==> job 7324: inputs <==
==> flow/design.v (excerpt) <==
module argmax16 (
  input  logic         clk,
  input  logic         rstn,        
  input  logic         in_valid,
  input  logic [255:0] in_data,     
  output logic         out_valid,
  output logic [3:0]   out_idx
);
  logic [255:0] data_q;
  logic         valid_q;
  logic [3:0]   idx_c;
  always_ff @(posedge clk or negedge rstn) begin
    if (!rstn) begin
      valid_q   <= 1'b0;
      out_valid <= 1'b0;
    end else begin
      valid_q   <= in_valid;
      out_valid <= valid_q;
    end
  end
  always_ff @(posedge clk) begin
    data_q  <= in_data;
    out_idx <= idx_c;
  end
  comparator #(
    .DATA_WIDTH  (16),
    .BINARY_TREE (1),
    .NUM_INPUTS  (16)
  ) u_cmp (
    .cmp_ip (data_q),
    .out    (idx_c)
  );
endmodule
make LEC_CHECK=0 ABC_AREA=1 CAP_MARGIN=30 CELL_PAD_IN_SITES_DETAIL_PLACEMENT=1 CELL_PAD_IN_SITES_GLOBAL_PLACEMENT=3 CORE_MARGIN=8 CORE_UTILIZATION=68 CTS_CLUSTER_DIAMETER=243 CTS_CLUSTER_SIZE=39 GPL_TIMING_DRIVEN=1 MAX_ROUTING_LAYER=met4 PLACE_DENSITY=0.67 SLEW_MARGIN=5 TNS_END_PERCENT=40 finish   # period 6.89 ns
run.sh (not shown) runs the stock make flow with config.mk's settings and CLKGATE_MAP_FILE=.
==> inputs of job 7961, as changes to job 7324 <==
ABC_AREA = unset   (was 1)
CAP_MARGIN = 20   (was 30)
CELL_PAD_IN_SITES_DETAIL_PLACEMENT = unset   (was 1)
CELL_PAD_IN_SITES_GLOBAL_PLACEMENT = unset   (was 3)
CORE_MARGIN = 2   (was 8)
CORE_UTILIZATION = 50   (was 68)
CTS_CLUSTER_DIAMETER = unset   (was 243)
CTS_CLUSTER_SIZE = unset   (was 39)
GPL_TIMING_DRIVEN = unset   (was 1)
MAX_ROUTING_LAYER = unset   (was met4)
PLACE_DENSITY = unset   (was 0.67)
SLEW_MARGIN = 20   (was 5)
TNS_END_PERCENT = 5   (was 40)
==> flow/constraint.sdc (replaced) <==
create_clock -name core_clock -period 4.43 [get_ports {clk}]
set_input_delay 0.8860 -clock core_clock [delete_from_list [all_inputs] [get_ports {clk}]]
set_output_delay 0.8860 -clock core_clock [all_outputs]
set_load 0.01 [all_outputs]
==> results.py <==
# Flow results
metrics = {
    "synth": {
        "synthCells": 1993,
        "yosys_area_um2": 15100,
        "top_area_share_pct": 34.5,
        "syn_area_um2": 15100,
    },
    "outcome": {
        "stop_stage": "global placement without I/O",
        "firstError": "[ERROR GPL-0301] Utilization 154.943 % exceeds 100%.",
        "status": "stopped before the end",
    },
    "die": {
        "die_area_um2": 27200,
    },
}
That was job 7324.
==> results.py <==
# Flow results
metrics = {
    "outcome": {
        "status": "complete, but fails checks",
        "check.faults": "setup timing",
    },
    "synth": {
        "top_area_share_pct": 37.7,
        "yosys_area_um2": 13800,
        "synthCells": 1434,
    },
    "final_timing": {
        "setup_viol": 4,
        "finalWorstSetupSlack_ns": -2.65,
    },
    "die": {
        "die_area_um2": 29000,
    },
    "layout": {
        "nonClkBufAreaFrac_pct": 27.4,
    },
}
That was job 7961.

---

==> inputs of garnet <==
argmax16 again, from the RTL that the note above started with.
Settings: LEC_CHECK=0, ABC_AREA=0, CAP_MARGIN=10, CELL_PAD_IN_SITES_GLOBAL_PLACEMENT=3, CORE_ASPECT_RATIO=0.61, CORE_MARGIN=10, CORE_UTILIZATION=40, CTS_CLUSTER_SIZE=91, GPL_ROUTABILITY_DRIVEN=0, GPL_TIMING_DRIVEN=0, HOLD_SLACK_MARGIN=0.05, MAX_ROUTING_LAYER=met5, MIN_ROUTING_LAYER=met2, SLEW_MARGIN=20, TNS_END_PERCENT=95; clock period 7.15 ns.
==> inputs of lagoon, as changes to garnet <==
==> flow/config.mk (replaced) <==
export PLATFORM = sky130hd
export DESIGN_NAME = argmax16
export DESIGN_NICKNAME = argmax16
export VERILOG_FILES = /design/flow/design.v
export SDC_FILE = /design/flow/constraint.sdc
export NUM_CORES = 4
export LEC_CHECK = 0
export ABC_AREA = 1
export CAP_MARGIN = 20
export CORE_MARGIN = 2
export CORE_UTILIZATION = 72
export CTS_CLUSTER_DIAMETER = 381
export CTS_CLUSTER_SIZE = 72
export HOLD_SLACK_MARGIN = 0.3
export PLACE_DENSITY_LB_ADDON = 0.13
export SETUP_SLACK_MARGIN = -0.15
export SLEW_MARGIN = 20
==> flow/constraint.sdc (replaced) <==
create_clock -name core_clock -period 3.68 [get_ports {clk}]
set_input_delay 0.7360 -clock core_clock [delete_from_list [all_inputs] [get_ports {clk}]]
set_output_delay 0.7360 -clock core_clock [all_outputs]
set_load 0.01 [all_outputs]
==> comparison <==
Die size: lagoon is smaller than garnet (about 50%). lagoon died in detailed placement (3_5_place_dp). garnet finished but failed the layout checks on negative setup slack. Against garnet, the synthesized area of lagoon is larger by about 9%. Against lagoon, the synthesized cell count of garnet is lower by about 28%.
==> figures <==
|  | lagoon | garnet |
|---|---|---|
| Die height | 149 um | 165 um |
| Synth Area per Inst | 7.56 um^2 | 9.64 um^2 |
| Synthesized chip area reported by yosys | 0.0151 mm^2 | 0.0138 mm^2 |
| Post-synthesis share of cell area spent on and, or, nand and nor gates | 31.2% | 10.2% |
| Top cell area share | 34.5% | 37.7% |
| Count of mapped cells out of synthesis | 1993 | 1434 |
| Area share of fa/ha/maj cells after synthesis | 19.9% | 21.7% |
| Cell with the most instances after synthesis | sky130_fd_sc_hd__nand2_1 | sky130_fd_sc_hd__dfxtp_1 |
| Synthesized-area fraction occupied by ao, oa, aoi and oai cells | 5.98% | 17.3% |
| Overall chip area | 0.0221 mm^2 | 0.0426 mm^2 |
| Summed instance area of the synthesized netlist | 0.0151 mm^2 | 0.0138 mm^2 |
| Total number of placement rows | 52 | 53 |
| Outcome | did not finish | complete, but fails checks |
| Stage where the flow stopped | detailed placement (3_5_place_dp) | - |
| Violated checks | - | negative setup slack |
| Floorplan-stage core utilization | 74.0% | 40.3% |
| Yosys cell types | 32 | 55 |
| Horizontal die size | 149 um | 258 um |
